## job 382
==> flow/design.v (excerpt) <==
module  SOBEL(clk,reset,busy,ready,iaddr,idata,cdata_rd,cdata_wr,caddr_rd,caddr_wr,cwr,crd,csel	);
Size in the first run: about 1400 cells after synthesis, about 160 flip-flops, roughly 81 I/O pins, about 12000 um^2 of cells after synthesis.
clock: 10.1 ns
lec_check: 0
cap_margin: 20
core_margin: 2
core_utilization: 65
max_routing_layer: met4
setup_slack_margin: 1.51
slew_margin: 20
run.sh (not shown) runs the stock make flow with config.mk's settings and CLKGATE_MAP_FILE=.
What job 1298 does differently from job 382 at the input level:
- removing SETUP_SLACK_MARGIN (formerly 1.51)
- setting PLACE_DENSITY to 0.75 for the first time
- changing CORE_UTILIZATION from 65 to 72
- removing MAX_ROUTING_LAYER (formerly met4)
- changing the clock period (ns, I/O delays scaled along) from 10.1 to 8.76
[summary]
Finished, but not clean: job 1298, with negative setup slack. When job 1298 is set beside job 382, its first-pass GRT wire length turns out to be 31% larger. Internal reg-to-reg setup slack for job 1298 is lower than for job 382. The global-route total usage across every layer of job 1298 is higher than that of job 382. When the final numbers for job 1298 and job 382 were put side by side, the cell-internal power turned out to be smaller in job 382. The standard cells in job 1298 occupy more silicon area than those in job 382 do. For the worst endpoint required time, job 1298 came in 1.32 ns lower than job 382 did.
Input changes introduced in job 294 (baseline for comparison: job 1298):
- a change of CORE_UTILIZATION from 72 to 40
- a deleted PLACE_DENSITY that had been 0.75
- a change of the clock period (ns, I/O delays scaled along) from 8.76 to 9.6
==> comparison <==
In summary, job 294 completed successfully, with a layout that passed the timing, design-rule and antenna checks.
Job 1298 completed end to end; final checks failed (negative setup slack).
Largest driver fanout on the critical path ended up 2 lower on job 294 than on job 1298.
Worst setup slack sits higher in job 294 than in job 1298.
Job 294 vs. job 1298: wire length decreased about 40%, floorplan die area increased 14000 um^2, number of stages on the worst setup path decreased 3, count of buffering cells on the critical path with inverters included decreased 5.
Taking job 1298 as the reference, in job 294 post-CTS setup buffer count decreased 11, initial antenna violation count saw a decrease, cell count went up by 65.
What job 7810 does differently from job 294 at the input level:
- setting PLACE_DENSITY_LB_ADDON to 0.25 for the first time
- changing CORE_UTILIZATION from 40 to 63
- setting CTS_CLUSTER_DIAMETER to 290 for the first time
- setting SETUP_SLACK_MARGIN to 1.18 for the first time
- setting CTS_CLUSTER_SIZE to 47 for the first time
- setting TNS_END_PERCENT to 40 for the first time
- setting CORE_ASPECT_RATIO to 1.94 for the first time
Results
- On core outline area: between job 294 and job 7810, it ends up higher for job 294.
- Against job 294, number of cells in the finished layout apart from fillers in job 7810 fell by a few percent.
- In the reports for job 294 and job 7810, the smaller global-route wire length before repair belongs to job 294.
- Worst slew margin relative to its limit: job 7810 better than job 294
- ~same post-synthesis cell type count in job 294 and job 7810
- Combinational fraction of design power in job 7810 is 1.6 points higher than in job 294
- Job 7810 ends up with a number of buffers other than clock buffers in the final layout that is 55 higher than in job 294.
- From job 294 to job 7810 the numbers moved as follows: overall power consumption increased by 5.7 uW relative to the old numbers; number of iterations in the first detailed-routing pass increased 2.
#### Input delta (job 8861 over job 7810)
- CELL_PAD_IN_SITES_GLOBAL_PLACEMENT: unset -> 0
- CELL_PAD_IN_SITES_DETAIL_PLACEMENT: unset -> 1
- SLEW_MARGIN: 20 -> 5
- CORE_ASPECT_RATIO: 1.94 -> unset
- MAX_ROUTING_LAYER: unset -> met4
- GPL_TIMING_DRIVEN: unset -> 1
- CTS_CLUSTER_DIAMETER: 290 -> 300
- TNS_END_PERCENT: 40 -> 90
- ABC_AREA: unset -> 1
- PLACE_DENSITY_LB_ADDON: 0.25 -> 0.28
- CORE_UTILIZATION: 63 -> 40
- MIN_ROUTING_LAYER: unset -> met2
- CTS_CLUSTER_SIZE: 47 -> unset
- SETUP_SLACK_MARGIN: 1.18 -> 2.82
Results
Of job 7810 and job 8861, just one finished clean: job 7810. Job 8861 did not finish: a tool error stopped it during 5_1_grt. Job 7810 -> job 8861: count of buffers from port buffering delta 0, exact match. The simple-gate portion of the synthesized area of job 8861 exceeds that of job 7810 by 7.6 points. Comparing job 8861 and job 7810, the lower global placement routability congestion was measured on job 8861. Re synthesized area per cell: job 8861 is 1.3 um^2 down on job 7810. Yosys synthesis chip area in job 8861 is 4.9% above job 7810. The placed standard-cell area of job 8861 is higher than that of job 7810. Area of the mapped netlist (lower): job 7810. Height of the die was lower in the run labelled job 8861. Taking job 7810 as the reference, in job 8861 cell count after synthesis now sits higher; adder-cell share of the synthesized area now sits lower. Job 8861: die size 63% above job 7810.
The following lists how job 3685 was set up differently from job 8861:
- removing ABC_AREA (formerly 1)
- setting CTS_CLUSTER_SIZE to 47 for the first time
- changing SLEW_MARGIN from 5 to 20
- removing GPL_TIMING_DRIVEN (formerly 1)
- setting CORE_ASPECT_RATIO to 0.5 for the first time
- setting PLACE_DENSITY to 0.36 for the first time
- removing MIN_ROUTING_LAYER (formerly met2)
- changing TNS_END_PERCENT from 90 to 40
- removing PLACE_DENSITY_LB_ADDON (formerly 0.28)
- changing CTS_CLUSTER_DIAMETER from 300 to 290
- changing CORE_UTILIZATION from 40 to 63
- removing CELL_PAD_IN_SITES_DETAIL_PLACEMENT (formerly 1)
- removing CELL_PAD_IN_SITES_GLOBAL_PLACEMENT (formerly 0)
- removing MAX_ROUTING_LAYER (formerly met4)
Results
- Job 3685 closes out successfully: all stages finished, all timing, DRC and antenna checks passed.
- Between job 3685 and job 8861, it is job 3685 whose placement-stage cell area is lower, by 3.9%.
- Summary: with job 8861 as the reference, row count in job 3685 moved down by more than a quarter.
- Comparing job 8861 and job 3685, the higher synthesized cell count was measured on job 8861.
- Count of instantiated cells in the yosys netlist is higher on job 8861
- Comparing mux contribution to synthesized area for job 8861 and job 3685, the smaller number came from job 8861.
- For floorplan die area, dividing the value from job 8861 by the value from job 3685 gives 1.6.
- Against job 8861, chip area in the Yosys report in job 3685 fell by a few percent.
Power is estimated from default activity; no workload was simulated.
